### flow/run.sh
#!/bin/bash
# the make line also repeats each setting of config.mk as NAME=value (left out here)
make -C /OpenROAD-flow-scripts/flow DESIGN_CONFIG=/design/flow/config.mk WORK_HOME=/design/flow/orfs CLKGATE_MAP_FILE= finish
### flow/config.mk
export PLATFORM = sky130hd
export DESIGN_NAME = mul
export DESIGN_NICKNAME = mul
export VERILOG_FILES = /design/flow/design.v
export SDC_FILE = /design/flow/constraint.sdc
export NUM_CORES = 4
export LEC_CHECK = 0
export CAP_MARGIN = 25
export CELL_PAD_IN_SITES_DETAIL_PLACEMENT = 2
export CELL_PAD_IN_SITES_GLOBAL_PLACEMENT = 2
export CORE_ASPECT_RATIO = 0.84
export CORE_MARGIN = 7
export CORE_UTILIZATION = 62
export CTS_CLUSTER_DIAMETER = 24
export CTS_CLUSTER_SIZE = 24
export GPL_ROUTABILITY_DRIVEN = 1
export GPL_TIMING_DRIVEN = 0
export MIN_ROUTING_LAYER = met2
export PLACE_DENSITY_LB_ADDON = 0.12
export SLEW_MARGIN = 30
export TNS_END_PERCENT = 40
### flow/constraint.sdc
create_clock -name core_clock -period 5.22 [get_ports {clk}]
set_input_delay 1.0440 -clock core_clock [delete_from_list [all_inputs] [get_ports {clk}]]
set_output_delay 1.0440 -clock core_clock [all_outputs]
set_load 0.01 [all_outputs]
### flow/design.v
`timescale 1ns/10ps
module DW02_tree #(
    parameter num_inputs  = 8,
    parameter input_width = 8
) (
    input  wire [num_inputs*input_width-1:0] INPUT,
    output wire [input_width-1:0]            OUT0,
    output wire [input_width-1:0]            OUT1
);
integer i;
reg [input_width-1:0] sum;
always @(*) begin
    sum = {input_width{1'b0}};
    for (i = 0; i < num_inputs; i = i + 1)
        sum = sum + INPUT[i*input_width +: input_width];
end
assign OUT0 = sum;
assign OUT1 = {input_width{1'b0}};
endmodule
`timescale 1ns/10ps
module booth(
    input      [2:0] code,
    input      [8:0] src_data,
    output reg [9:0] out_data,  
    output reg       out_inv    
);
always @( * ) begin
    case( code )
        3'b000,
        3'b111:
        begin
            out_data = 10'h200;
            out_inv = 1'b0;
        end
        3'b001,
        3'b010:
        begin
            out_data = {~src_data[8], src_data};
            out_inv = 1'b0;
        end
        3'b101,
        3'b110:
        begin
            out_data = {src_data[8], ~src_data};
            out_inv = 1'b1;
        end
        3'b011:
        begin
            out_data = {~src_data[8], src_data[7:0], 1'b0};
            out_inv = 1'b0;
        end
        3'b100:
        begin
            out_data = {src_data[8], ~src_data[7:0], 1'b1};
            out_inv = 1'b1;
        end
        default:
        begin
            out_data = 10'h200;
            out_inv = 1'b0;
        end
    endcase
end
endmodule
`timescale 1ns/10ps
module mul_int8(
    input  wire [8:0]   rs1,
    input  wire [7:0]   rs2,
    output wire [16:0]  mul
);
wire [8:0] code;
wire [2:0] code_0;
wire [2:0] code_1;
wire [2:0] code_2;
wire [2:0] code_3;
wire [9:0] sel_data_0;
wire [9:0] sel_data_1;
wire [9:0] sel_data_2;
wire [9:0] sel_data_3;
wire sel_inv_0;
wire sel_inv_1;
wire sel_inv_2;
wire sel_inv_3;
assign code = {rs2[7:0], 1'b0};
assign code_0 = code[2:0];
assign code_1 = code[4:2];
assign code_2 = code[6:4];
assign code_3 = code[8:6];
booth u_booth_0 (
    .code      (code_0[2:0])
    ,.src_data (rs1[8:0])
    ,.out_data (sel_data_0)
    ,.out_inv  (sel_inv_0)
);
booth u_booth_1 (
    .code      (code_1[2:0])
    ,.src_data (rs1[8:0])
    ,.out_data (sel_data_1)
    ,.out_inv  (sel_inv_1)
);
booth u_booth_2 (
    .code      (code_2[2:0])
    ,.src_data (rs1[8:0])
    ,.out_data (sel_data_2)
    ,.out_inv  (sel_inv_2)
);
booth u_booth_3 (
    .code      (code_3[2:0])
    ,.src_data (rs1[8:0])
    ,.out_data (sel_data_3)
    ,.out_inv  (sel_inv_3)
);
reg     [16:0] ppre_0;
reg     [16:0] ppre_1;
reg     [16:0] ppre_2;
reg     [16:0] ppre_3;
reg     [16:0] ppre_4;
always @( * ) begin
    ppre_0 = {7'b0, sel_data_0};
    ppre_1 = {5'b0, sel_data_1, 1'b0, sel_inv_0};
    ppre_2 = {3'b0, sel_data_2, 1'b0, sel_inv_1, 2'b0};
    ppre_3 = {1'b0, sel_data_3, 1'b0, sel_inv_2, 4'b0};
    ppre_4 = {10'b0, sel_inv_3 , 6'b0 }; 
end
wire [84:0] pp_in;
assign pp_in = {ppre_4, ppre_3, ppre_2, ppre_1, ppre_0};
wire [16:0] pp_out_0;
wire [16:0] pp_out_1;
DW02_tree #(5, 17) u_tree_l0n0 (
   .INPUT    (pp_in[84:0])
  ,.OUT0     (pp_out_0[16:0])
  ,.OUT1     (pp_out_1[16:0])
);
assign mul = pp_out_0 + pp_out_1;
endmodule
`timescale 1ns/10ps
module mul(
    input  wire        clk,
    input  wire        rst,
    input  wire [63:0] lm,
    input  wire [63:0] rm,
    input  wire [1:0]  Data_type,
    output reg  [19:0] mul_out
);
wire is_8;
wire is_exp4;
wire is_ternary;
assign is_8 = Data_type==2'b11 || Data_type==2'b00; 
assign lm_is_int8 = Data_type==2'b11;
assign is_exp4 = Data_type==2'b10;
assign is_ternary = Data_type==2'b01;
wire [8:0] lms_0;
wire [8:0] lms_1;
wire [8:0] lms_2;
wire [8:0] lms_3;
wire [8:0] lms_4;
wire [8:0] lms_5;
wire [8:0] lms_6;
wire [8:0] lms_7;
wire [7:0] rm8_0;
wire [7:0] rm8_1;
wire [7:0] rm8_2;
wire [7:0] rm8_3;
wire [7:0] rm8_4;
wire [7:0] rm8_5;
wire [7:0] rm8_6;
wire [7:0] rm8_7;
wire [16:0] mul_int8_0;
wire [16:0] mul_int8_1;
wire [16:0] mul_int8_2;
wire [16:0] mul_int8_3;
wire [16:0] mul_int8_4;
wire [16:0] mul_int8_5;
wire [16:0] mul_int8_6;
wire [16:0] mul_int8_7;
assign lms_0 = !is_8 ? 9'd0 : lm_is_int8 ? {lm[7 ],lm[7 :0 ]} : {1'b0,lm[7 :0 ]};
assign lms_1 = !is_8 ? 9'd0 : lm_is_int8 ? {lm[15],lm[15:8 ]} : {1'b0,lm[15:8 ]};
assign lms_2 = !is_8 ? 9'd0 : lm_is_int8 ? {lm[23],lm[23:16]} : {1'b0,lm[23:16]};
assign lms_3 = !is_8 ? 9'd0 : lm_is_int8 ? {lm[31],lm[31:24]} : {1'b0,lm[31:24]};
assign lms_4 = !is_8 ? 9'd0 : lm_is_int8 ? {lm[39],lm[39:32]} : {1'b0,lm[39:32]};
assign lms_5 = !is_8 ? 9'd0 : lm_is_int8 ? {lm[47],lm[47:40]} : {1'b0,lm[47:40]};
assign lms_6 = !is_8 ? 9'd0 : lm_is_int8 ? {lm[55],lm[55:48]} : {1'b0,lm[55:48]};
assign lms_7 = !is_8 ? 9'd0 : lm_is_int8 ? {lm[63],lm[63:56]} : {1'b0,lm[63:56]};
assign {rm8_7,rm8_6,rm8_5,rm8_4,rm8_3,rm8_2,rm8_1,rm8_0} = rm;
mul_int8     u_mul_int8_0(
     .rs1   (lms_0     )
    ,.rs2   (rm8_0     )
    ,.mul   (mul_int8_0)
);
mul_int8     u_mul_int8_1(
     .rs1   (lms_1     )
    ,.rs2   (rm8_1     )
    ,.mul   (mul_int8_1)
);
mul_int8     u_mul_int8_2(
     .rs1   (lms_2     )
    ,.rs2   (rm8_2     )
    ,.mul   (mul_int8_2)
);
mul_int8     u_mul_int8_3(
     .rs1   (lms_3     )
    ,.rs2   (rm8_3     )
    ,.mul   (mul_int8_3)
);
mul_int8     u_mul_int8_4(
     .rs1   (lms_4     )
    ,.rs2   (rm8_4     )
    ,.mul   (mul_int8_4)
);
mul_int8     u_mul_int8_5(
     .rs1   (lms_5     )
    ,.rs2   (rm8_5     )
    ,.mul   (mul_int8_5)
);
mul_int8     u_mul_int8_6(
     .rs1   (lms_6     )
    ,.rs2   (rm8_6     )
    ,.mul   (mul_int8_6)
);
mul_int8     u_mul_int8_7(
     .rs1   (lms_7     )
    ,.rs2   (rm8_7     )
    ,.mul   (mul_int8_7)
);
function [13:0] exp4mul;
    input [3:0] a;
    input [3:0] b;
    reg [3:0] exp;
    reg zero_f;
    reg sign;
    reg [12:0] exp_decode;
    begin
        zero_f = (~|a[2:0]) | (~|b[2:0]);
        sign = a[3]^b[3];
        exp = zero_f ? 4'b0000 : a[2:0] + b[2:0] - 2'b10;
        exp_decode = 13'd1 << exp;
        exp4mul = zero_f ? 14'h2000 :
            sign ? {1'b0,~exp_decode+1'b1} :
            {1'b1, exp_decode};  
    end
endfunction
wire [13:0] mul_exp4_0;
wire [13:0] mul_exp4_1;
wire [13:0] mul_exp4_2;
wire [13:0] mul_exp4_3;
wire [13:0] mul_exp4_4;
wire [13:0] mul_exp4_5;
wire [13:0] mul_exp4_6;
wire [13:0] mul_exp4_7;
wire [13:0] mul_exp4_8;
wire [13:0] mul_exp4_9;
wire [13:0] mul_exp4_10;
wire [13:0] mul_exp4_11;
wire [13:0] mul_exp4_12;
wire [13:0] mul_exp4_13;
wire [13:0] mul_exp4_14;
wire [13:0] mul_exp4_15;
assign mul_exp4_0  = is_exp4 ? exp4mul(lm[ 3:0 ], rm[ 3:0 ]) : 14'd0;
assign mul_exp4_1  = is_exp4 ? exp4mul(lm[ 7:4 ], rm[ 7:4 ]) : 14'd0;
assign mul_exp4_2  = is_exp4 ? exp4mul(lm[11:8 ], rm[11:8 ]) : 14'd0;
assign mul_exp4_3  = is_exp4 ? exp4mul(lm[15:12], rm[15:12]) : 14'd0;
assign mul_exp4_4  = is_exp4 ? exp4mul(lm[19:16], rm[19:16]) : 14'd0;
assign mul_exp4_5  = is_exp4 ? exp4mul(lm[23:20], rm[23:20]) : 14'd0;
assign mul_exp4_6  = is_exp4 ? exp4mul(lm[27:24], rm[27:24]) : 14'd0;
assign mul_exp4_7  = is_exp4 ? exp4mul(lm[31:28], rm[31:28]) : 14'd0;
assign mul_exp4_8  = is_exp4 ? exp4mul(lm[35:32], rm[35:32]) : 14'd0;
assign mul_exp4_9  = is_exp4 ? exp4mul(lm[39:36], rm[39:36]) : 14'd0;
assign mul_exp4_10 = is_exp4 ? exp4mul(lm[43:40], rm[43:40]) : 14'd0;
assign mul_exp4_11 = is_exp4 ? exp4mul(lm[47:44], rm[47:44]) : 14'd0;
assign mul_exp4_12 = is_exp4 ? exp4mul(lm[51:48], rm[51:48]) : 14'd0;
assign mul_exp4_13 = is_exp4 ? exp4mul(lm[55:52], rm[55:52]) : 14'd0;
assign mul_exp4_14 = is_exp4 ? exp4mul(lm[59:56], rm[59:56]) : 14'd0;
assign mul_exp4_15 = is_exp4 ? exp4mul(lm[63:60], rm[63:60]) : 14'd0;
wire [14:0] mul_exp4_l0;
wire [14:0] mul_exp4_l1;
wire [14:0] mul_exp4_l2;
wire [14:0] mul_exp4_l3;
wire [14:0] mul_exp4_l4;
wire [14:0] mul_exp4_l5;
wire [14:0] mul_exp4_l6;
wire [14:0] mul_exp4_l7;
assign mul_exp4_l0 = mul_exp4_0 + mul_exp4_1;
assign mul_exp4_l1 = mul_exp4_2 + mul_exp4_3;
assign mul_exp4_l2 = mul_exp4_4 + mul_exp4_5;
assign mul_exp4_l3 = mul_exp4_6 + mul_exp4_7;
assign mul_exp4_l4 = mul_exp4_8 + mul_exp4_9;
assign mul_exp4_l5 = mul_exp4_10 + mul_exp4_11;
assign mul_exp4_l6 = mul_exp4_12 + mul_exp4_13;
assign mul_exp4_l7 = mul_exp4_14 + mul_exp4_15;
function [1:0] ternary2mul;
    input [1:0] a;
    input [1:0] b;
    begin
        ternary2mul = ((~|a) | (~|b)) ? 2'b10 : {a[1]~^b[1],1'b1}; 
    end
endfunction
wire [1:0] mul_ter2_0;
wire [1:0] mul_ter2_1;
wire [1:0] mul_ter2_2;
wire [1:0] mul_ter2_3;
wire [1:0] mul_ter2_4;
wire [1:0] mul_ter2_5;
wire [1:0] mul_ter2_6;
wire [1:0] mul_ter2_7;
wire [1:0] mul_ter2_8;
wire [1:0] mul_ter2_9;
wire [1:0] mul_ter2_10;
wire [1:0] mul_ter2_11;
wire [1:0] mul_ter2_12;
wire [1:0] mul_ter2_13;
wire [1:0] mul_ter2_14;
wire [1:0] mul_ter2_15;
wire [1:0] mul_ter2_16;
wire [1:0] mul_ter2_17;
wire [1:0] mul_ter2_18;
wire [1:0] mul_ter2_19;
wire [1:0] mul_ter2_20;
wire [1:0] mul_ter2_21;
wire [1:0] mul_ter2_22;
wire [1:0] mul_ter2_23;
wire [1:0] mul_ter2_24;
wire [1:0] mul_ter2_25;
wire [1:0] mul_ter2_26;
wire [1:0] mul_ter2_27;
wire [1:0] mul_ter2_28;
wire [1:0] mul_ter2_29;
wire [1:0] mul_ter2_30;
wire [1:0] mul_ter2_31;
assign mul_ter2_0  = is_ternary ? ternary2mul(lm[ 1:0 ],rm[ 1:0 ]) : 2'b00;
assign mul_ter2_1  = is_ternary ? ternary2mul(lm[ 3:2 ],rm[ 3:2 ]) : 2'b00;
assign mul_ter2_2  = is_ternary ? ternary2mul(lm[ 5:4 ],rm[ 5:4 ]) : 2'b00;
assign mul_ter2_3  = is_ternary ? ternary2mul(lm[ 7:6 ],rm[ 7:6 ]) : 2'b00;
assign mul_ter2_4  = is_ternary ? ternary2mul(lm[ 9:8 ],rm[ 9:8 ]) : 2'b00;
assign mul_ter2_5  = is_ternary ? ternary2mul(lm[11:10],rm[11:10]) : 2'b00;
assign mul_ter2_6  = is_ternary ? ternary2mul(lm[13:12],rm[13:12]) : 2'b00;
assign mul_ter2_7  = is_ternary ? ternary2mul(lm[15:14],rm[15:14]) : 2'b00;
assign mul_ter2_8  = is_ternary ? ternary2mul(lm[17:16],rm[17:16]) : 2'b00;
assign mul_ter2_9  = is_ternary ? ternary2mul(lm[19:18],rm[19:18]) : 2'b00;
assign mul_ter2_10 = is_ternary ? ternary2mul(lm[21:20],rm[21:20]) : 2'b00;
assign mul_ter2_11 = is_ternary ? ternary2mul(lm[23:22],rm[23:22]) : 2'b00;
assign mul_ter2_12 = is_ternary ? ternary2mul(lm[25:24],rm[25:24]) : 2'b00;
assign mul_ter2_13 = is_ternary ? ternary2mul(lm[27:26],rm[27:26]) : 2'b00;
assign mul_ter2_14 = is_ternary ? ternary2mul(lm[29:28],rm[29:28]) : 2'b00;
assign mul_ter2_15 = is_ternary ? ternary2mul(lm[31:30],rm[31:30]) : 2'b00;
assign mul_ter2_16 = is_ternary ? ternary2mul(lm[33:32],rm[33:32]) : 2'b00;
assign mul_ter2_17 = is_ternary ? ternary2mul(lm[35:34],rm[35:34]) : 2'b00;
assign mul_ter2_18 = is_ternary ? ternary2mul(lm[37:36],rm[37:36]) : 2'b00;
assign mul_ter2_19 = is_ternary ? ternary2mul(lm[39:38],rm[39:38]) : 2'b00;
assign mul_ter2_20 = is_ternary ? ternary2mul(lm[41:40],rm[41:40]) : 2'b00;
assign mul_ter2_21 = is_ternary ? ternary2mul(lm[43:42],rm[43:42]) : 2'b00;
assign mul_ter2_22 = is_ternary ? ternary2mul(lm[45:44],rm[45:44]) : 2'b00;
assign mul_ter2_23 = is_ternary ? ternary2mul(lm[47:46],rm[47:46]) : 2'b00;
assign mul_ter2_24 = is_ternary ? ternary2mul(lm[49:48],rm[49:48]) : 2'b00;
assign mul_ter2_25 = is_ternary ? ternary2mul(lm[51:50],rm[51:50]) : 2'b00;
assign mul_ter2_26 = is_ternary ? ternary2mul(lm[53:52],rm[53:52]) : 2'b00;
assign mul_ter2_27 = is_ternary ? ternary2mul(lm[55:54],rm[55:54]) : 2'b00;
assign mul_ter2_28 = is_ternary ? ternary2mul(lm[57:56],rm[57:56]) : 2'b00;
assign mul_ter2_29 = is_ternary ? ternary2mul(lm[59:58],rm[59:58]) : 2'b00;
assign mul_ter2_30 = is_ternary ? ternary2mul(lm[61:60],rm[61:60]) : 2'b00;
assign mul_ter2_31 = is_ternary ? ternary2mul(lm[63:62],rm[63:62]) : 2'b00;
wire [39:0] pp_ter2_in_3;
wire [39:0] pp_ter2_in_2;
wire [39:0] pp_ter2_in_1;
wire [39:0] pp_ter2_in_0;
wire [4:0] pp_ter2_out_0;
wire [4:0] pp_ter2_out_1;
wire [4:0] pp_ter2_out_2;
wire [4:0] pp_ter2_out_3;
wire [4:0] pp_ter2_out_4;
wire [4:0] pp_ter2_out_5;
wire [4:0] pp_ter2_out_6;
wire [4:0] pp_ter2_out_7;
assign pp_ter2_in_3 = {3'b000,mul_ter2_31, 3'b000,mul_ter2_30, 3'b000,mul_ter2_29, 3'b000,mul_ter2_28,
                       3'b000,mul_ter2_27, 3'b000,mul_ter2_26, 3'b000,mul_ter2_25, 3'b000,mul_ter2_24};
assign pp_ter2_in_2 = {3'b000,mul_ter2_23, 3'b000,mul_ter2_22, 3'b000,mul_ter2_21, 3'b000,mul_ter2_20,
                       3'b000,mul_ter2_19, 3'b000,mul_ter2_18, 3'b000,mul_ter2_17, 3'b000,mul_ter2_16};
assign pp_ter2_in_1 = {3'b000,mul_ter2_15, 3'b000,mul_ter2_14, 3'b000,mul_ter2_13, 3'b000,mul_ter2_12,
                       3'b000,mul_ter2_11, 3'b000,mul_ter2_10, 3'b000,mul_ter2_9,  3'b000,mul_ter2_8};
assign pp_ter2_in_0 = {3'b000,mul_ter2_7,  3'b000,mul_ter2_6,  3'b000,mul_ter2_5,  3'b000,mul_ter2_4,
                       3'b000,mul_ter2_3,  3'b000,mul_ter2_2,  3'b000,mul_ter2_1,  3'b000,mul_ter2_0};
DW02_tree #(8, 5) u_tree_ter0 (
   .INPUT    (pp_ter2_in_0[39:0])
  ,.OUT0     (pp_ter2_out_0[4:0])
  ,.OUT1     (pp_ter2_out_1[4:0])
);
DW02_tree #(8, 5) u_tree_ter1 (
   .INPUT    (pp_ter2_in_1[39:0])
  ,.OUT0     (pp_ter2_out_2[4:0])
  ,.OUT1     (pp_ter2_out_3[4:0])
);
DW02_tree #(8, 5) u_tree_ter2 (
   .INPUT    (pp_ter2_in_2[39:0])
  ,.OUT0     (pp_ter2_out_4[4:0])
  ,.OUT1     (pp_ter2_out_5[4:0])
);
DW02_tree #(8, 5) u_tree_ter3 (
   .INPUT    (pp_ter2_in_3[39:0])
  ,.OUT0     (pp_ter2_out_6[4:0])
  ,.OUT1     (pp_ter2_out_7[4:0])
);
reg [16:0] pp_reg[0:7];
wire [16:0] pp_reg_w[0:7];
assign pp_reg_w[0] = is_8 ? mul_int8_0[16:0] : is_exp4 ? {2'b00, mul_exp4_l0} : {{12{1'b0}}, pp_ter2_out_0};
assign pp_reg_w[1] = is_8 ? mul_int8_1[16:0] : is_exp4 ? {2'b00, mul_exp4_l1} : {{12{1'b0}}, pp_ter2_out_1};
assign pp_reg_w[2] = is_8 ? mul_int8_2[16:0] : is_exp4 ? {2'b00, mul_exp4_l2} : {{12{1'b0}}, pp_ter2_out_2};
assign pp_reg_w[3] = is_8 ? mul_int8_3[16:0] : is_exp4 ? {2'b00, mul_exp4_l3} : {{12{1'b0}}, pp_ter2_out_3};
assign pp_reg_w[4] = is_8 ? mul_int8_4[16:0] : is_exp4 ? {2'b00, mul_exp4_l4} : {{12{1'b0}}, pp_ter2_out_4};
assign pp_reg_w[5] = is_8 ? mul_int8_5[16:0] : is_exp4 ? {2'b00, mul_exp4_l5} : {{12{1'b0}}, pp_ter2_out_5};
assign pp_reg_w[6] = is_8 ? mul_int8_6[16:0] : is_exp4 ? {2'b00, mul_exp4_l6} : {{12{1'b0}}, pp_ter2_out_6};
assign pp_reg_w[7] = is_8 ? mul_int8_7[16:0] : is_exp4 ? {2'b00, mul_exp4_l7} : {{12{1'b0}}, pp_ter2_out_7};
always @(posedge clk) begin
    if(rst) begin
        pp_reg[0] <= #1 {17{1'b0}};
        pp_reg[1] <= #1 {17{1'b0}};
        pp_reg[2] <= #1 {17{1'b0}};
        pp_reg[3] <= #1 {17{1'b0}};
        pp_reg[4] <= #1 {17{1'b0}};
        pp_reg[5] <= #1 {17{1'b0}};
        pp_reg[6] <= #1 {17{1'b0}};
        pp_reg[7] <= #1 {17{1'b0}};
    end else begin
        pp_reg[0] <= #1 pp_reg_w[0];
        pp_reg[1] <= #1 pp_reg_w[1];
        pp_reg[2] <= #1 pp_reg_w[2];
        pp_reg[3] <= #1 pp_reg_w[3];
        pp_reg[4] <= #1 pp_reg_w[4];
        pp_reg[5] <= #1 pp_reg_w[5];
        pp_reg[6] <= #1 pp_reg_w[6];
        pp_reg[7] <= #1 pp_reg_w[7];
    end
end
wire [19:0] res_sub;
assign res_sub = is_8 ? 20'hAB000 :   
                 is_exp4 ? 20'hE0000 :   
                 20'hFFFC0;              
wire [179:0] mul_src;
assign mul_src = {3'b000,pp_reg[7], 3'b000,pp_reg[6], 3'b000,pp_reg[5], 3'b000,pp_reg[4],
                  3'b000,pp_reg[3], 3'b000,pp_reg[2], 3'b000,pp_reg[1], 3'b000,pp_reg[0],
                  res_sub[19:0] };
wire [19:0] mul_out0,mul_out1;
DW02_tree #(9, 20) u_tree_mul (
   .INPUT    (mul_src[179:0])
  ,.OUT0     (mul_out0[19:0])
  ,.OUT1     (mul_out1[19:0])
);
wire [19:0] mul_out_w;
assign mul_out_w = mul_out0 + mul_out1;
always @(posedge clk) begin
    if(rst)
        mul_out <= #1 {20{1'b0}};
    else
        mul_out <= #1 mul_out_w;
end
endmodule
==> results.txt, run 1 <==
Implementation results. Of the post-synthesis cell area, the dominant cell type holds 0.148. The synthesis report lists the most area-consuming cells as sky130_fd_sc_hd__ha_1 15%, sky130_fd_sc_hd__fa_1 13%, sky130_fd_sc_hd__dfxtp_1 6.8%. Per the synth stats, the proportion of register bits with asynchronous set or reset is 0. Number of synthesized register bits landed at 156.

The chip area line in the Yosys stat output reads 45,600 µm². Of the synthesized area, sequential elements account for 0.0685. The run stopped with a tool error.

Adder-cell share of the synthesized area landed at 0.280. Post-synthesis share of cell area spent on and-or and or-and gates landed at 0.278. Yosys mapped a number of flops with a built-in enable equal to 0. Mean area per synthesized cell landed at 7.23 µm². The die is 310 µm wide. The synthesis run shows the most used standard cells to be 601 x sky130_fd_sc_hd__a21oi_1, 584 x sky130_fd_sc_hd__nor2_1, 540 x sky130_fd_sc_hd__ha_1, 538 x sky130_fd_sc_hd__o21ai_0, 489 x sky130_fd_sc_hd__nand2_1. The cell-mix breakdown from Yosys lists the XOR/XNOR area share as 0.0639. Simple-gate share of the synthesized area landed at 0.167.

Height of the die landed at 263 µm. Mux cell area share after synthesis landed at 0.0618. By area, the combinational part of the netlist is dominated by adder cells. Pre-placement core utilization landed at 0.631. In this run the full chip footprint comes out at 81,400 µm². Area of the placeable core landed at 72,300 µm². The net count after synthesis is 7,282.

Sorting the Yosys area breakdown by cell type puts at the top sky130_fd_sc_hd__ha_1. Per the run summary, the flow got no further than global placement without I/O (3_1_place_gp_skip_io). The synthesis stats list as the most numerous cell sky130_fd_sc_hd__a21oi_1. The report lists the number of standard-cell rows as 90. The tool reported: "[ERROR FLW-0024] Place density exceeds 1.0 (current PLACE_DENSITY_LB_ADDON =  0.12). Please check if the value of  PLACE_DENSITY_LB_ADDON is between 0 and 0.99". Per the post-synthesis report, the number of cells in the design is 6,310.

Yosys printed 8 warnings. Post-synth the commonest register cell is sky130_fd_sc_hd__dfxtp_1. Yosys stat counts 6,310 cells in the synthesized netlist. Cell area after technology mapping landed at 45,600 µm². Counting distinct cell types in the post-synthesis netlist gives 79.
==> run 2, diff against run 1 <==
- CAP_MARGIN: 25 -> 20
- CELL_PAD_IN_SITES_DETAIL_PLACEMENT: 2 -> not set
- CELL_PAD_IN_SITES_GLOBAL_PLACEMENT: 2 -> not set
- CORE_ASPECT_RATIO: 0.84 -> not set
- CORE_MARGIN: 7 -> 2
- CORE_UTILIZATION: 62 -> 72
- CTS_CLUSTER_DIAMETER: 24 -> not set
- CTS_CLUSTER_SIZE: 24 -> not set
- GPL_ROUTABILITY_DRIVEN: 1 -> not set
- GPL_TIMING_DRIVEN: 0 -> not set
- MIN_ROUTING_LAYER: met2 -> not set
- PLACE_DENSITY_LB_ADDON: 0.12 -> not set
- SLEW_MARGIN: 30 -> 20
- TNS_END_PERCENT: 40 -> not set
- clock period: 5.22 -> 2.1 ns (I/O delays scaled with it)
==> results.txt, run 2 <==
Implementation results. The area of the chip was 65,400 µm² (-20%). The cell area after technology mapping is 45,600 µm² (unchanged). Proportion of register bits with asynchronous set or reset after synthesis landed at 0 (unchanged). The simple-gate share of the synthesized area came to 0.167 (unchanged). Pre-placement core utilization landed at 0.726 (+0.0948). Number of synthesized register bits landed at 156 (unchanged). The mean area per synthesized cell came to 7.23 µm² (unchanged). Post-place setup slack landed at -3700 ps.

The adder-cell share of the synthesized area came to 0.280 (unchanged). The number of nets in the synthesized netlist is 7,282 (unchanged). The main area contributors are sky130_fd_sc_hd__ha_1 15%, sky130_fd_sc_hd__fa_1 13%, sky130_fd_sc_hd__dfxtp_1 6.8%. The area fraction in xor and xnor cells was 0.0639 (unchanged). The yosys synthesis warning count is 8 (unchanged). The run ended at clock tree synthesis (4_1_cts). Summing all placed instances gives a cell area of 60,700 µm². Number of standard cells after synthesis landed at 6,310 (unchanged). The chip area from the yosys synthesis statistics came to 45,600 µm² (unchanged).

The first error in the log reads "[ERROR DPL-0038] Utilization greater than 100%, impossible to legalize". In the synthesized netlist the dominant register cell turns out to be sky130_fd_sc_hd__dfxtp_1. Weighted congestion at the end of routability-driven global placement landed at 1.08.

The mux cell area share after synthesis is 0.0618 (unchanged). The synthesized design spends more area on one cell type than any other, namely sky130_fd_sc_hd__ha_1. The horizontal die size is 256 µm (-18%). The synthesis stats list as the most numerous cell sky130_fd_sc_hd__a21oi_1.

Number of enable flip-flop cells landed at 0 (unchanged). The flow did not finish. Height of the die landed at 256 µm (-2.6%).

Yosys shows that the main logic family after synthesis is adder cells. Site row count landed at 92 (+2.2%). Top cell type's share of synthesized area landed at 0.148 (unchanged). The area of the placeable core came to 62,900 µm² (-13%).

Number of different library cells in the post-synthesis netlist landed at 79 (unchanged). Sequential share of the synthesized area landed at 0.0685 (unchanged). The number of cell instances after yosys synthesis is 6,310 (unchanged).

After legalization and detailed placement, the total HPWL measured 173 mm. According to the I/O placement log, the pin count is 152. Count of buffers from port buffering landed at 151.

Post-synthesis share of cell area spent on and-or and or-and gates landed at 0.278 (unchanged). For reference, the top cells by count after synthesis are 601 x sky130_fd_sc_hd__a21oi_1, 584 x sky130_fd_sc_hd__nor2_1, 540 x sky130_fd_sc_hd__ha_1, 538 x sky130_fd_sc_hd__o21ai_0, 489 x sky130_fd_sc_hd__nand2_1.
run 2: through the flow:
step	utilization	total power, mW	instances	setup TNS [ps]
2_1_floorplan	-	38.3	6310	-306870
3_5_place_dp	0.965	64.0	8395	-459760
3_3_place_gp	0.965	57.1	8395	-422540
==> run 3, diff against run 2 <==
- CELL_PAD_IN_SITES_DETAIL_PLACEMENT: not set -> 0
- CELL_PAD_IN_SITES_GLOBAL_PLACEMENT: not set -> 0
- CORE_ASPECT_RATIO: not set -> 1.4
- CORE_UTILIZATION: 72 -> 67
- CTS_CLUSTER_DIAMETER: not set -> 337
- CTS_CLUSTER_SIZE: not set -> 34
- GPL_ROUTABILITY_DRIVEN: not set -> 1
- PLACE_DENSITY: not set -> 0.65
- TNS_END_PERCENT: not set -> 50
- clock period: 2.1 -> 5.17 ns (I/O delays scaled with it)
==> results.txt, run 3 <==
Implementation results. The most used flip-flop cell after synthesis is sky130_fd_sc_hd__dfxtp_1. The global routing report lists combined usage of all routing layers as 0.756. The height of the die came to 313 µm (+22%).

The mux cell area share after synthesis is 0.0618 (unchanged). Of the combinational cells, the family taking the most area is adder cells. Summed over all layers, the global routing overflow is 167. The run stopped with a tool error.

Cell area after technology mapping landed at 45,600 µm² (unchanged). Number of different library cells in the post-synthesis netlist landed at 79 (unchanged). Sorting the Yosys area breakdown by cell type puts at the top sky130_fd_sc_hd__ha_1.

By count the netlist is led by 601 x sky130_fd_sc_hd__a21oi_1, 584 x sky130_fd_sc_hd__nor2_1, 540 x sky130_fd_sc_hd__ha_1, 538 x sky130_fd_sc_hd__o21ai_0, 489 x sky130_fd_sc_hd__nand2_1. Area fraction in xor and xnor cells landed at 0.0639 (unchanged). The sequential share of the synthesized area was 0.0685 (unchanged). Top cell type's share of synthesized area landed at 0.148 (unchanged). For this run the top cell type by instance count after synthesis was sky130_fd_sc_hd__a21oi_1. The area of the chip is 70,200 µm² (+7.4%).

The number of cell instances after yosys synthesis is 6,310 (unchanged). The number of nets in the synthesized netlist is 7,282 (unchanged). Number of synthesized register bits landed at 156 (unchanged). Horizontal die size landed at 225 µm (-12%). It got as far as global routing (5_1_grt) and failed there. The clock passes through at most 2 buffers. The proportion of register bits with asynchronous set or reset after synthesis was 0 (unchanged).

CTS placed an instance of sky130_fd_sc_hd__clkbuf_16 at the clock tree root. Placement-stage cell area landed at 57,700 µm² (-4.9%). TritonCTS reports the number of clock sinks as 156. The H-tree generated during clock tree synthesis spans 4 levels.

The number of standard cells after synthesis is 6,310 (unchanged). Number of enable flip-flop cells landed at 0 (unchanged). The yosys synthesis warning count was 8 (unchanged). The count of boundary I/O pins is 152 (unchanged).

Placed wire-length estimate landed at 139 mm (-20%). Hold repair after CTS inserted 0 buffers. By area the synthesized netlist is led by sky130_fd_sc_hd__ha_1 15%, sky130_fd_sc_hd__fa_1 13%, sky130_fd_sc_hd__dfxtp_1 6.8%. The tool reported: "[ERROR GRT-0232] Routing congestion too high. Check the congestion heatmap in the GUI". Number of buffers created by CTS landed at 17. Count of buffers from port buffering landed at 151 (unchanged).

The weighted congestion at the end of routability-driven global placement was 1.09 (+1.7%). Site row count landed at 113 (+23%). Area of the placeable core landed at 67,600 µm² (+7.5%).

The mean area per synthesized cell came to 7.23 µm² (unchanged). The simple-gate share of the synthesized area is 0.167 (unchanged). The pre-placement core utilization was 0.675 (-0.0508). The adder-cell share of the synthesized area was 0.280 (unchanged). The chip area from the yosys synthesis statistics came to 45,600 µm² (unchanged). Post-synthesis share of cell area spent on and-or and or-and gates landed at 0.278 (unchanged).
==> run 3: through the flow <==
step,worst slack [ps],cells
detailed placement,-1020,8221
floorplan,-294,6310
CTS,-120,8273
global placement,-959,8221
==> run 3: per-layer routing <==
metal | track usage | overflow
met5 | 0.268 | 0
met4 | 0.783 | 66
met3 | 0.593 | 1
met2 | 0.938 | 98
met1 | 0.737 | 2
==> run 3: repair_timing <==
item | 4_1_cts
pin swaps | 93
endpoints found under the setup margin | 101
setup buffers | 21
gates cloned | 0
resized | 177
==> run 4, diff against run 3 <==
- CELL_PAD_IN_SITES_DETAIL_PLACEMENT: 0 -> not set
- CELL_PAD_IN_SITES_GLOBAL_PLACEMENT: 0 -> not set
- CORE_ASPECT_RATIO: 1.4 -> not set
- CORE_UTILIZATION: 67 -> 40
- CTS_CLUSTER_DIAMETER: 337 -> 255
- CTS_CLUSTER_SIZE: 34 -> 100
- GPL_ROUTABILITY_DRIVEN: 1 -> not set
- HOLD_SLACK_MARGIN: not set -> 0.06
- PLACE_DENSITY: 0.65 -> not set
- TNS_END_PERCENT: 50 -> 15
- clock period: 5.17 -> 6.5 ns (I/O delays scaled with it)
==> results.txt, run 4 <==
The implementation run finished. The number of buffers between clock root and the deepest sink came to 2 (unchanged). Total combinational power landed at 14.3 mW. Looking at the cell usage after synthesis, the top flip-flop cell is sky130_fd_sc_hd__dfxtp_1.

Among cell families on the critical path, the largest total delay comes from adder cells. The final hold violation count recorded for this run is 0. The number of buffers created by CTS was 17 (unchanged). Clock network fraction of total power landed at 0.060. At the worst endpoint, the required time is 6830 ps.

The first global-routing pass estimated 246 mm of wire. Register clock-pin slew on the reported worst setup and hold paths landed at 70 ps. The worst register-to-register path begins at pp_reg[3][2].

Combined buffer and inverter count along the critical path landed at 5. Total routing resource utilization after global routing landed at 0.261. The deepest level of the CTS H-tree came to 4 (unchanged).

The share of total power dissipated in sequential elements is 0.091. Weighted congestion at the end of routability-driven global placement landed at 0.941 (-14%). Share of the clock period used by the worst path after layout landed at 0.948. Worst clock skew on the final layout landed at 20.4 ps. The chip area from the yosys synthesis statistics was 45,600 µm² (unchanged). The clock sink total is 156 (unchanged). Of all nets on the critical path, the largest fanout is 2. Power density normalized to cell area landed at 329 nW/µm². Following the worst setup path forward leads to its endpoint at pp_reg[7][10]. Placement-stage cell area landed at 50,700 µm² (-12%). The number of enable flip-flop cells was 0 (unchanged). Sequential share of the synthesized area landed at 0.0685 (unchanged). Yosys synthesis warning count landed at 8 (unchanged). The number of different library cells in the post-synthesis netlist is 79 (unchanged). STA classifies the critical path endpoint as a register. In the setup report, the worst path falls into the class in2reg. The adder-cell share of the synthesized area came to 0.280 (unchanged).

The initial antenna violation count came to 2. The area of the placeable core came to 113,000 µm² (+67%). Clock latency on the worst-skew pair landed at 460 ps.

The end-of-flow timing check tallies setup violations at 0. The number of gates given a new drive strength after cts came to 0 (-100%). Number of stages on the worst hold path landed at 3.

Entering global routing, the biggest net connects 63 pins. Placed wire-length estimate landed at 124 mm (-11%). Setup repair after global routing left no endpoint under its margin. In this design, the stage delay of the slowest critical-path cell is 670 ps. Design internal power landed at 7.95 mW. Yosys reports that the most numerous cell types are 601 x sky130_fd_sc_hd__a21oi_1, 584 x sky130_fd_sc_hd__nor2_1, 540 x sky130_fd_sc_hd__ha_1, 538 x sky130_fd_sc_hd__o21ai_0, 489 x sky130_fd_sc_hd__nand2_1. The number of standard cells after synthesis is 6,310 (unchanged).

Leakage power figure landed at 23.4 nW. The dominant power group in this design is combinational logic. In this run, power in the clock network comes to 1.02 mW. The proportion of register bits with asynchronous set or reset after synthesis was 0 (unchanged). Number of DRC violations after detailed-routing iteration 0 landed at 5,082. The worst hold path begins at pp_reg[7][0]. Total number of vias landed at 46,800.

The number of nets in the synthesized netlist came to 7,282 (unchanged). In this run the critical path is formed by clkdlybuf4s50_1 > clkinv_1 > ha_1 > inv_1 > ha_1 > inv_1 > fa_1 > xor2_1 > nand2_1 > or4b_2 > ha_1 > nand2_1 > o21ai_0 > nor2b_1 > fa_1 > a21o_1 > a21o_1 > a2111oi_1 > buf_4 > o21bai_1 > a31oi_1 > xor2_1 > o22ai_1. The tree is rooted in a sky130_fd_sc_hd__clkbuf_16. Remaining routing DRC violations landed at 0. TritonCTS built the clock tree. For flop-to-flop paths, the worst setup slack is 1700 ps. The simple-gate share of the synthesized area is 0.167 (unchanged). Post-synthesis share of cell area spent on and-or and or-and gates landed at 0.278 (unchanged). Cell area after technology mapping landed at 45,600 µm² (unchanged). In the hold report, the worst path ends at mul_out[0]. Fmax landed at 162 MHz. Number of stages on the worst setup path landed at 23. Switching power of the nets landed at 8.91 mW. Detail-routed net length per standard cell landed at 19.7 µm. Flip-flop and latch power landed at 1.54 mW.

After synthesis, the cell types taking the most area are sky130_fd_sc_hd__ha_1 15%, sky130_fd_sc_hd__fa_1 13%, sky130_fd_sc_hd__dfxtp_1 6.8%. The number of cell instances after yosys synthesis was 6,310 (unchanged). Area added between synthesis and finish landed at 12.4%. The max-slew check reports its worst relative slack as 0.284. The final report gives the standard cell area, fillers excluded, as 51,300 µm². Total number of nets in the final design landed at 7,405. Per the power-grid run, VDD falls by no more than 630 µV. The height of the die was 342 µm (+9.3%). The number of global-route vias before repair was 43,100. The run finished with no timing, DRC or antenna violations. The area of the chip was 117,000 µm² (+66%). The pre-placement core utilization came to 0.404 (-0.271). Site row count landed at 123 (+8.8%). Depth of the worst register-to-register path landed at 16. Number of max-cap violations landed at 0.

Area fraction in xor and xnor cells landed at 0.0639 (unchanged). The most critical min-delay path falls under reg2reg. Sorting the synthesis cell report by count puts at the top sky130_fd_sc_hd__a21oi_1. STA classifies the critical path startpoint as an input pin. Looking at area per cell type in the netlist, the leader is sky130_fd_sc_hd__ha_1.

Top cell type's share of synthesized area landed at 0.148 (unchanged). Of the combinational cells, the family taking the most area is adder cells. Looking at the max-slew report, the worst-margin pin has a slew of 1070 ps. The count of buffers from port buffering came to 151 (unchanged). Among the stages of the critical path, the cell type that occurs most often is sky130_fd_sc_hd__ha_1. The clock period could shrink to 6160 ps. According to the timing report, the critical path is launched from rm[57]. OpenROAD emitted warnings numbering 30. The capture point of the worst register-to-register path is recorded as mul_out[14]. The count of boundary I/O pins came to 152 (unchanged).

The number of synthesized register bits was 156 (unchanged). Total power for the finished layout comes to 16.9 mW. Number of optimization iterations in the first detailed-route pass landed at 6. Number of buffers inserted by hold repair at cts landed at 0 (unchanged). At the worst endpoint, the arrival time is 6490 ps. Final antenna diode count landed at 0.

The mean area per synthesized cell is 7.23 µm² (unchanged). Total count of max-transition violations in the final report landed at 0. Once layout is complete, the utilization of the core stands at 0.455. Fraction of power spent switching nets landed at 0.529.

The slowest stage of the critical path is the sky130_fd_sc_hd__or4b_2 cell. The most critical hold endpoint after final layout shows a slack of 704 ps. The power report attributes to the combinational group a share of 0.848. The horizontal die size was 342 µm (+52%). Via count normalized by instance count landed at 5.89.

Remaining antenna violation count after routing landed at 0. Global-route congestion overflow total landed at 0. In the post-route report, total wirelength is listed as 157 mm. The mux cell area share after synthesis was 0.0618 (unchanged). Number of buffers inserted to repair setup after CTS landed at 0 (-100%).
## run 4: metal layers
layer	global-route usage	part of all wire	vias up
li1	-	-	22700
met5	0	0.000045	-
met1	0.379	0.46	22200
met2	0.413	0.45	1731
met4	0.0621	0.026	2
met3	0.0248	0.064	207
## run 4: through the flow
step | worst slack (ps) | TNS, ps | cells
after floorplan | 167 | 0 | 6310
after global routing | 19.6 | 0 | 7946
after CTS | 313 | 0 | 7946
final | 339 | 0 | 7946
after detailed placement | -174 | -708 | 7914
after global placement | -244 | -683 | 7914
## run 4: layout make-up
| type | count | area (µm²) |
|---|---|---|
| timing repair buffer | 600 | 5020 |
| fill | 11400 | 61500 |
| tap | 1500 | 1880 |
| inverter | 484 | 1820 |
| sequential | 156 | 3120 |
| clock inverter | 14 | 153 |
| multi-input combinational | 5174 | 38800 |
| clock buffer | 18 | 439 |
==> run 5, diff against run 4 <==
- CORE_UTILIZATION: 40 -> 71
- CTS_CLUSTER_DIAMETER: 255 -> not set
- CTS_CLUSTER_SIZE: 100 -> 33
- HOLD_SLACK_MARGIN: 0.06 -> not set
- PLACE_DENSITY: not set -> 0.65
- TNS_END_PERCENT: 15 -> not set
- clock period: 6.5 -> 5.26 ns (I/O delays scaled with it)
==> results.txt, run 5 <==
Implementation results. The number of buffers between clock root and the deepest sink is 2 (unchanged). The flow did not finish. Post-place setup slack landed at -1080 ps (-907 ps). Horizontal die size landed at 257 µm (-25%).

Weighted congestion at the end of routability-driven global placement landed at 1.08 (+15%). Number of synthesized register bits landed at 156 (unchanged). Sequential share of the synthesized area landed at 0.0685 (unchanged). The cell count after placement was 8,158 (+3.1%). The placed wire-length estimate came to 140 mm (+13%). Placement-stage cell area landed at 57,000 µm² (+13%). The area of the chip came to 66,300 µm² (-43%). Number of enable flip-flop cells landed at 0 (unchanged). CTS placed an instance of sky130_fd_sc_hd__clkbuf_16 at the clock tree root. The proportion of register bits with asynchronous set or reset after synthesis was 0 (unchanged).

sky130_fd_sc_hd__ha_1 takes more of the synthesized area than any other cell. The cell area after technology mapping is 45,600 µm² (unchanged). The top cell type's share of synthesized area was 0.148 (unchanged). Sorting the synthesized cells by area gives the leading types as sky130_fd_sc_hd__ha_1 15%, sky130_fd_sc_hd__fa_1 13%, sky130_fd_sc_hd__dfxtp_1 6.8%. The yosys synthesis warning count was 8 (unchanged). The most common cell in the synthesized netlist is sky130_fd_sc_hd__a21oi_1. The count of buffers from port buffering is 151 (unchanged). Number of cell instances after yosys synthesis landed at 6,310 (unchanged). The adder-cell share of the synthesized area came to 0.280 (unchanged).

The number of standard cells after synthesis was 6,310 (unchanged). The post-synthesis share of cell area spent on and-or and or-and gates came to 0.278 (unchanged). The number of buffers created by CTS was 17 (unchanged).

In the synthesized netlist, the cells that appear most often are 601 x sky130_fd_sc_hd__a21oi_1, 584 x sky130_fd_sc_hd__nor2_1, 540 x sky130_fd_sc_hd__ha_1, 538 x sky130_fd_sc_hd__o21ai_0, 489 x sky130_fd_sc_hd__nand2_1. The simple-gate share of the synthesized area is 0.167 (unchanged). The count of boundary I/O pins is 152 (unchanged). The pre-placement core utilization was 0.721 (+0.316). Clock sink total landed at 156 (unchanged). The mean area per synthesized cell is 7.23 µm² (unchanged). Deepest level of the CTS H-tree landed at 4 (unchanged). After global routing the overflow that remains totals 2,691.

Site row count landed at 92 (-25%). The area fraction in xor and xnor cells is 0.0639 (unchanged). The chip area from the yosys synthesis statistics came to 45,600 µm² (unchanged). Number of different library cells in the post-synthesis netlist landed at 79 (unchanged). In the synthesized netlist the dominant register cell turns out to be sky130_fd_sc_hd__dfxtp_1. The mux cell area share after synthesis was 0.0618 (unchanged). Height of the die landed at 257 µm (-25%). Total routing resource utilization after global routing landed at 0.989. Number of buffers inserted by hold repair at cts landed at 0 (unchanged). Per the run summary, the flow got no further than global routing (5_1_grt). Among the non-sequential cells, adder cells take the most area. The area of the placeable core came to 63,300 µm² (-44%). The number of nets in the synthesized netlist came to 7,282 (unchanged). The first error in the log reads "[ERROR GRT-0232] Routing congestion too high. Check the congestion heatmap in the GUI".
-- run 5: timing repair --
| item | 4_1_cts |
|---|---|
| setup buffers | 35 |
| gates cloned | 5 |
| endpoints found under the setup margin | 97 |
| gates resized | 175 |
| pin swaps | 86 |
-- run 5: layer usage --
layer,GRT usage,overflow
met1,0.930,131
met2,1.11,1619
met3,0.891,125
met4,1.08,801
met5,0.799,15
==> run 6, diff against run 5 <==
- CORE_ASPECT_RATIO: not set -> 1.76
- CORE_MARGIN: 2 -> 7
- CORE_UTILIZATION: 71 -> 60
- CTS_CLUSTER_DIAMETER: not set -> 293
- CTS_CLUSTER_SIZE: 33 -> 99
- HOLD_SLACK_MARGIN: not set -> 0.27
- PLACE_DENSITY: 0.65 -> 0.76
- TNS_END_PERCENT: not set -> 20
- clock period: 5.26 -> 6.5 ns (I/O delays scaled with it)
==> results.txt, run 6 <==
The implementation run finished. The startpoint identified for the worst register-to-register timing path is pp_reg[0][2]. The STA report counts the stages on the worst setup path as 24. The weighted congestion at the end of routability-driven global placement came to 1.01 (-6.2%).

Setup repair after global routing left no endpoint under its margin. The number of buffers created by CTS is 17 (unchanged). Count of buffers from port buffering landed at 151 (unchanged). STA lists the endpoint of the worst register-to-register path as mul_out[16]. The sequential power reported by the tool is 1.50 mW. The proportion of register bits with asynchronous set or reset after synthesis was 0 (unchanged).

In this run the clock root is driven by a sky130_fd_sc_hd__clkbuf_16. Pre-placement core utilization landed at 0.603 (-0.117). Traced cell by cell, the critical path runs through clkdlybuf4s50_1 > clkinv_1 > ha_1 > inv_1 > ha_1 > inv_1 > fa_1 > xor2_1 > nand2_1 > or4b_2 > ha_1 > nand2_1 > o21ai_0 > nor2b_1 > fa_1 > a21o_1 > a21o_1 > a2111oi_2 > buf_4 > o21bai_1 > buf_4 > xnor2_1 > a2bb2oi_1 > nor2_1.

Entering global routing, the biggest net connects 44 pins. Logic depth along the worst register-to-register path is recorded as 16. In the synthesized netlist, the cells that appear most often are 601 x sky130_fd_sc_hd__a21oi_1, 584 x sky130_fd_sc_hd__nor2_1, 540 x sky130_fd_sc_hd__ha_1, 538 x sky130_fd_sc_hd__o21ai_0, 489 x sky130_fd_sc_hd__nand2_1.

Count of boundary I/O pins landed at 152 (unchanged). Global-route congestion overflow total landed at 0. Per the hold report, the tightest min-delay path originates at pp_reg[6][0].

Relative slew slack landed at 0.398. The critical path endpoint has a required time of 6810 ps. For this block, the routed nets add up to 157 mm of wire.

Per the synthesis report, the dominant area consumer among library cells is sky130_fd_sc_hd__ha_1. The number of enable flip-flop cells was 0 (unchanged). The number of buffers inserted to repair setup after CTS is 0 (-100%). Design internal power landed at 7.94 mW. Global routing usage on met2 landed at 0.631.

The most critical min-delay path falls under reg2reg. Of the combinational cells, the family taking the most area is adder cells. The number of buffers between clock root and the deepest sink was 2 (unchanged).

The first global-routing pass estimated 246 mm of wire. The site row count came to 134 (+46%). Total power normalized to cell area comes to 330 nW/µm². Cell area after technology mapping landed at 45,600 µm² (unchanged). Looking at the VDD voltage map, the peak drop is 699 µV. Reg2reg setup slack landed at 1640 ps. Fraction of power spent switching nets landed at 0.526. Sorting the synthesis cell report by count puts at the top sky130_fd_sc_hd__a21oi_1.

The flow ran to the end and the layout has no timing, DRC or antenna violations. For this design the total switching power over the nets is 8.82 mW. Area added between synthesis and finish landed at 11.5%.

On the reported timing paths, the clock transition at the registers reads 70 ps. STA classifies the critical path endpoint as a register. Peak per-stage delay on the critical path landed at 640 ps. Initial antenna violation count landed at 1. Simple-gate share of the synthesized area landed at 0.167 (unchanged). Total routing resource utilization after global routing landed at 0.354. Number of buffers inserted by hold repair at cts landed at 0 (unchanged). Number of nets in the synthesized netlist landed at 7,282 (unchanged). Of the total power, combinational logic draws 0.850.

Per STA, the endpoint of the critical path is pp_reg[7][8]. Area fraction in xor and xnor cells landed at 0.0639 (unchanged). On the critical path, the stage with the largest delay is an instance of sky130_fd_sc_hd__or4b_2. Sequential share of the synthesized area landed at 0.0685 (unchanged). At the later pin of the worst-skew pair, clock insertion delay measures 460 ps.

The number of standard cells after synthesis was 6,310 (unchanged). The violation tally recorded at the end of detailed-routing iteration 0 is 4,393. Routing resource usage on met1 recorded by global route was 0.384. The final timing summary puts the cycle share of the worst path at 0.947. The worst setup path is launched from an input pin. Of the total power, registers draw 0.089. Summed over all failing endpoints, the final setup total negative slack is 0 ps. The area of the placeable core is 75,600 µm² (+19%).

For the combinational group, total power comes out at 14.2 mW. The yosys synthesis warning count came to 8 (unchanged). The transition time recorded at the tightest slew-check pin is 902 ps. Sum of internal, switching and leakage power landed at 16.8 mW. The report counts max-capacitance violations totalling 0. The chip area from the yosys synthesis statistics came to 45,600 µm² (unchanged). Height of the die landed at 380 µm (+48%). The horizontal die size was 222 µm (-14%). In the final report, the number of endpoints failing setup comes to 0. Mean area per synthesized cell landed at 7.23 µm² (unchanged). Per STA, the startpoint of the critical path is rm[57]. The finished design was reported to have a net count of 7,436. Total count of max-transition violations in the final report landed at 0. TritonCTS built the clock tree. The number of warnings reported in the stage logs is 30. Clock network fraction of total power landed at 0.061. Number of synthesized register bits landed at 156 (unchanged). Number of gates given a new drive strength after cts landed at 0 (-100%). Timing would allow up to 162 MHz. The routed design shows a wire length per standard cell of 20.9 µm.

Arrival time of the worst setup path landed at 6470 ps. Remaining routing DRC violations landed at 0. For this run, the share of the core covered by cells in the final layout is 0.672. Total count of hold-check failures in the final report landed at 0. Per STA, the library cell used most along the worst path is sky130_fd_sc_hd__ha_1. The global routing report lists met3 layer usage as 0.0418. Via count normalized by instance count landed at 6.47. Post-synth the commonest register cell is sky130_fd_sc_hd__dfxtp_1.

The dominant power group in this design is combinational logic. The layer flagged by global routing as most heavily used is met2. Final antenna diode count landed at 0. Largest fanout on the critical path landed at 2. The post-place setup slack is -81.4 ps (+1000 ps). The placed wire-length estimate is 125 mm (-11%). Number of global-route vias before repair landed at 47,000. Clock period minus final worst setup slack landed at 6160 ps. Clock sink total landed at 156 (unchanged). Hold analysis lists the worst path endpoint as mul_out[0]. Number of different library cells in the post-synthesis netlist landed at 79 (unchanged). The mux cell area share after synthesis was 0.0618 (unchanged).

Setup slack on the critical path of the routed design comes to 343 ps. The top cell type's share of synthesized area was 0.148 (unchanged). Worst clock skew on the final layout landed at 16.0 ps. Per report_power, the Clock row totals 1.02 mW. Area of the chip landed at 84,300 µm² (+27%).

Per the post-route antenna check, the number of violating nets is 0. In the post-synthesis netlist, the biggest area contributors are sky130_fd_sc_hd__ha_1 15%, sky130_fd_sc_hd__fa_1 13%, sky130_fd_sc_hd__dfxtp_1 6.8%. Per STA, the worst path accumulates the most delay in the family adder cells.

The deepest level of the CTS H-tree came to 4 (unchanged). The critical path is of the in2reg type. The leakage component of the power was reported as 23.6 nW.

Combined buffer and inverter count along the critical path landed at 6. The number of cell instances after yosys synthesis was 6,310 (unchanged). Before antenna repair, the detailed router went through 7 iterations. The adder-cell share of the synthesized area is 0.280 (unchanged).

Number of stages on the worst hold path landed at 3. The post-synthesis share of cell area spent on and-or and or-and gates was 0.278 (unchanged). Total number of vias landed at 48,500.
run 6: area by class of cell:
type	count	area [µm²]
multi-input cells	5174	38800
clock buffers	17	425
clock inverters	15	155
fillers	6776	24800
repair buffers	631	5210
inverters	484	1820
flip-flops and latches	156	3120
well taps	1020	1280
run 6: layer usage:
| layer | up-vias | wire (µm) |
|---|---|---|
| li1 | 22800 | - |
| met1 | 22800 | 56400 |
| met2 | 2222 | 76700 |
| met3 | 697 | 9660 |
| met4 | 0 | 14200 |
| met5 | - | 0 |
run 6: through the flow:
| stage | cell area, µm² | instances | hold slack (ps) |
|---|---|---|---|
| after global placement | 50300 | 7465 | 805 |
| after CTS | 50800 | 7497 | 823 |
| after detailed placement | 50300 | 7465 | 804 |
| after global routing | 50800 | 7497 | 832 |
| final | 50800 | 7497 | 843 |
| after floorplan | 45600 | 6310 | 634 |
==> run 7, diff against run 6 <==
- CORE_ASPECT_RATIO: 1.76 -> not set
- CORE_MARGIN: 7 -> 2
- CORE_UTILIZATION: 60 -> 57
- CTS_CLUSTER_DIAMETER: 293 -> 55
- CTS_CLUSTER_SIZE: 99 -> 35
- HOLD_SLACK_MARGIN: 0.27 -> not set
- PLACE_DENSITY: 0.76 -> not set
- TNS_END_PERCENT: 20 -> not set
- clock period: 6.5 -> 3.47 ns (I/O delays scaled with it)
==> results.txt, run 7 <==
The implementation run finished. The run finished, with violations left. The report lists the violated layout checks as max-capacitance violations, max-slew violations, negative setup slack. Core utilization of the finished layout landed at 0.899 (+0.226). The site row count came to 103 (-23%). Number of global-route vias before repair landed at 58,000 (+23%). The remaining antenna violation count after routing came to 0 (unchanged). Part of the power in combinational logic landed at 0.904 (+0.054). The total count of hold-check failures in the final report was 0 (unchanged).

Tracing the worst setup path back leads to its startpoint at rm[26]. The mux cell area share after synthesis was 0.0618 (unchanged). The smallest setup slack after layout is -2150 ps (-2490 ps).

The part of the power in registers was 0.057 (-0.032). The largest part of the power goes to combinational logic. Looking at area per cell type in the netlist, the leader is sky130_fd_sc_hd__ha_1. The total combinational power is 50.8 mW (+260%).

According to the timing report, the critical path is captured at pp_reg[3][12]. The largest individual stage delay along the critical path comes from the cell sky130_fd_sc_hd__o41ai_4. For reference, the critical path cell chain is clkdlybuf4s15_2 > inv_2 > ha_4 > fa_2 > inv_1 > nor2_2 > nand3_2 > ha_4 > nor2_4 > nor2_1 > o211ai_1 > o31ai_1 > a22oi_1 > nor2_1 > ha_1 > a21o_1 > a21o_1 > a21o_1 > a41o_1 > o41ai_4 > xor2_1 > o22ai_1. The number of nets in the synthesized netlist was 7,282 (unchanged). The yosys synthesis warning count is 8 (unchanged).

Clock network fraction of total power landed at 0.038 (-0.023). Depth of the worst register-to-register path landed at 14 (-2). The number of DRC violations after detailed-routing iteration 0 came to 11,600 (+160%). The fraction of power spent switching nets came to 0.527 (+0.000968).

Number of stages on the worst setup path landed at 22 (-8.3%). For hold timing, the worst endpoint is pp_reg[4][3]. Ranked by instance count, the synthesized netlist is headed by 601 x sky130_fd_sc_hd__a21oi_1, 584 x sky130_fd_sc_hd__nor2_1, 540 x sky130_fd_sc_hd__ha_1, 538 x sky130_fd_sc_hd__o21ai_0, 489 x sky130_fd_sc_hd__nand2_1. The largest voltage drop on the vdd net is 1790 µV (+160%). The clock sink total came to 156 (unchanged). Weighted congestion at the end of routability-driven global placement landed at 1.04 (+2.6%). Worst hold slack landed at 851 ps (+8.50 ps). Number of cell instances after yosys synthesis landed at 6,310 (unchanged).

Detailed-route wire length landed at 247 mm (+57%). The number of synthesized register bits is 156 (unchanged). Count of boundary I/O pins landed at 152 (unchanged). Number of stages on the worst hold path landed at 2 (-1). The worst hold path begins at rst.

The height of the die is 287 µm (-24%). The total number of vias is 63,800 (+32%). Number of optimization iterations in the first detailed-route pass landed at 21 (+14).

Via count normalized by instance count landed at 7.08 (+9.5%). The deepest level of the CTS H-tree came to 4 (unchanged). The sequential share of the synthesized area came to 0.0685 (unchanged). The number of max-cap violations came to 1 (+1).

Global-route congestion overflow total landed at 0 (unchanged). Power consumed by the clock network landed at 2.15 mW (+110%). Combined buffer and inverter count along the critical path landed at 3 (-3). The area fraction in xor and xnor cells is 0.0639 (unchanged). The top cell type's share of synthesized area came to 0.148 (unchanged). The largest net degree at the start of global routing was 47 (+6.8%).

Peak per-stage delay on the critical path landed at 930 ps (+290 ps). The area of the placeable core came to 79,100 µm² (+4.6%). Placed wire-length estimate landed at 140 mm (+12%).

Arrival time of the worst setup path landed at 6010 ps (-460 ps). The clock latency on the worst-skew pair is 490 ps (+30 ps). Total routing resource utilization after global routing landed at 0.481 (+0.126). The remaining routing DRC violations was 0 (unchanged). Fmax landed at 178 MHz. The horizontal die size is 287 µm (+29%).

After synthesis, the largest family of logic cells by area is adder cells. The endpoint identified for the worst register-to-register timing path is mul_out[15]. The relative slew slack came to -0.214 (-0.613).

Chip area from the yosys synthesis statistics landed at 45,600 µm² (unchanged). Flip-flop and latch power landed at 3.22 mW (+110%). Total count of max-transition violations in the final report landed at 2 (+2).

The switching power of the nets is 29.6 mW (+240%). The critical path in this run is classified as in2reg. The area of the chip came to 82,300 µm² (-2.3%). STA reports the tightest min-delay check as being of type in2reg. First-pass GRT wire length landed at 316 mm (+29%). The cell family contributing the most delay on the critical path is AND-OR/OR-AND gates.

STA classifies the critical path endpoint as a register. The leakage power figure is 32.4 nW (+37%). The mean area per synthesized cell was 7.23 µm² (unchanged).

Clock period minus final worst setup slack landed at 5620 ps. Simple-gate share of the synthesized area landed at 0.167 (unchanged). The number of buffers between clock root and the deepest sink is 2 (unchanged). Worst clock skew on the final layout landed at 19.3 ps (+3.28 ps). In this run the clock root is driven by a sky130_fd_sc_hd__clkbuf_16.

The proportion of register bits with asynchronous set or reset after synthesis came to 0 (unchanged). Largest fanout on the critical path landed at 3 (+1). Yosys instantiated no cell more often than sky130_fd_sc_hd__a21oi_1. Cell area after technology mapping landed at 45,600 µm² (unchanged). Detail-routed net length per standard cell landed at 27.4 µm (+31%). The adder-cell share of the synthesized area came to 0.280 (unchanged).

OpenROAD warning count landed at 35 (+17%). Required time at the endpoint of the critical path landed at 3860 ps (-2950 ps). The power density normalized to cell area came to 789 nW/µm² (+140%).

The worst setup path is launched from an input pin. Register clock-pin slew on the reported worst setup and hold paths landed at 80 ps (about the same). The post-route setup TNS came to -179,150 ps (-179,150 ps).

The tally of non-filler cells in the final layout is 9,013 (+20%). Reg2reg setup slack landed at -1800 ps (-3440 ps). The count of buffers from port buffering was 151 (unchanged).

The cell count after placement was 8,678 (+16%). By area the synthesized netlist is led by sky130_fd_sc_hd__ha_1 15%, sky130_fd_sc_hd__fa_1 13%, sky130_fd_sc_hd__dfxtp_1 6.8%. The flow measured a signed area growth from synthesis to layout of 55.9%. The transition at the pin with the smallest max-transition slack is 1810 ps (+906 ps). The total number of nets in the final design came to 8,903 (+20%). Number of standard cells after synthesis landed at 6,310 (unchanged).

The post-synthesis share of cell area spent on and-or and or-and gates was 0.278 (unchanged). Number of different library cells in the post-synthesis netlist landed at 79 (unchanged). Setup repair after global routing could not meet its margin everywhere. In this run the critical register-to-register path is launched from pp_reg[5][6]. The share of the clock period used by the worst path after layout is 1.62 (+0.671).

Initial antenna violation count landed at 29 (+28). The pre-placement core utilization is 0.577 (-0.0268). The timing report shows the most common cell along the critical path to be sky130_fd_sc_hd__a21o_1.

TritonCTS built the clock tree. Among all flip-flop cells after synthesis, the most frequent one is sky130_fd_sc_hd__dfxtp_1. Design internal power landed at 26.5 mW (+230%). Number of enable flip-flop cells landed at 0 (unchanged).

The number of buffers created by CTS came to 17 (unchanged). Final-report setup violation count landed at 148 (+148).
## run 7: per-layer routing
| layer | global-route usage | vias up | share of wire |
|---|---|---|---|
| met5 | 0 | - | 0.0041 |
| met4 | 0.316 | 46 | 0.11 |
| met3 | 0.142 | 2716 | 0.16 |
| met2 | 0.763 | 6333 | 0.40 |
| met1 | 0.564 | 29000 | 0.32 |
| li1 | - | 25800 | - |
## run 7: cell type report
type,instances,area (µm²)
multi-input combinational,5174,46300
timing repair buffer,2098,17700
fill,3602,8000
sequential,156,3130
inverter,484,2060
tap,1050,1310
clock buffer,19,453
clock inverter,13,176
antenna,19,47.5
## run 7: timing repair
item	4_1_cts	5_1_grt
pin swaps	679	379
buffers inserted	232	110
resized	1338	475
hold endpoints to repair	0	0
setup endpoints to repair	150	146
gates cloned	10	1
hold buffers	0	0
## run 7: through the flow
step / power (mW) / worst slack (ps) / area [µm²]
floorplan: 23.1 / -1650 / 48600
CTS: 44.4 / -1320 / 68600
global placement: 35.7 / -2190 / 61500
global route: 57.3 / -2010 / 71100
finish: 56.1 / -2150 / 71100
detailed placement: 36.8 / -2300 / 61500
==> run 8, diff against run 7 <==
- CAP_MARGIN: 20 -> 25
- CELL_PAD_IN_SITES_DETAIL_PLACEMENT: not set -> 2
- CELL_PAD_IN_SITES_GLOBAL_PLACEMENT: not set -> 2
- CORE_ASPECT_RATIO: not set -> 1.88
- CORE_UTILIZATION: 57 -> 62
- CTS_CLUSTER_DIAMETER: 55 -> 24
- CTS_CLUSTER_SIZE: 35 -> 17
- GPL_ROUTABILITY_DRIVEN: not set -> 0
- GPL_TIMING_DRIVEN: not set -> 0
- MIN_ROUTING_LAYER: not set -> met2
- PLACE_DENSITY_LB_ADDON: not set -> 0.12
- TNS_END_PERCENT: not set -> 40
- clock period: 3.47 -> 8.69 ns (I/O delays scaled with it)
==> results.txt, run 8 <==
Implementation results. The commonest register cell is sky130_fd_sc_hd__dfxtp_1. Number of different library cells in the post-synthesis netlist landed at 79 (unchanged). The synthesis run shows the most used standard cells to be 601 x sky130_fd_sc_hd__a21oi_1, 584 x sky130_fd_sc_hd__nor2_1, 540 x sky130_fd_sc_hd__ha_1, 538 x sky130_fd_sc_hd__o21ai_0, 489 x sky130_fd_sc_hd__nand2_1. Horizontal die size landed at 202 µm (-30%). The chip area from the yosys synthesis statistics is 45,600 µm² (unchanged). The cell area after technology mapping was 45,600 µm² (unchanged). The simple-gate share of the synthesized area is 0.167 (unchanged). Pre-placement core utilization landed at 0.625 (+0.0484). Yosys synthesis warning count landed at 8 (unchanged). Progress stopped at global placement without I/O (3_1_place_gp_skip_io). The sequential share of the synthesized area came to 0.0685 (unchanged).

The tool reported: "[ERROR FLW-0024] Place density exceeds 1.0 (current PLACE_DENSITY_LB_ADDON =  0.12). Please check if the value of  PLACE_DENSITY_LB_ADDON is between 0 and 0.99". The number of synthesized register bits was 156 (unchanged). sky130_fd_sc_hd__a21oi_1 is the most common cell in the netlist. By area the synthesized netlist is led by sky130_fd_sc_hd__ha_1 15%, sky130_fd_sc_hd__fa_1 13%, sky130_fd_sc_hd__dfxtp_1 6.8%. The number of enable flip-flop cells is 0 (unchanged). Number of nets in the synthesized netlist landed at 7,282 (unchanged). The adder-cell share of the synthesized area came to 0.280 (unchanged).

Proportion of register bits with asynchronous set or reset after synthesis landed at 0 (unchanged). The area fraction in xor and xnor cells is 0.0639 (unchanged). The post-synthesis share of cell area spent on and-or and or-and gates came to 0.278 (unchanged). For reference, the top logic cell family by area is adder cells. Mux cell area share after synthesis landed at 0.0618 (unchanged). sky130_fd_sc_hd__ha_1 takes more of the synthesized area than any other cell. The mean area per synthesized cell came to 7.23 µm² (unchanged).

The number of standard cells after synthesis is 6,310 (unchanged). Site row count landed at 136 (+32%). Area of the chip landed at 75,900 µm² (-7.8%). Top cell type's share of synthesized area landed at 0.148 (unchanged).

The height of the die is 376 µm (+31%). The number of cell instances after yosys synthesis is 6,310 (unchanged). Area of the placeable core landed at 73,000 µm² (-7.7%). The flow did not finish.
Power figures rest on the tool's default switching activity, not on a simulated workload.
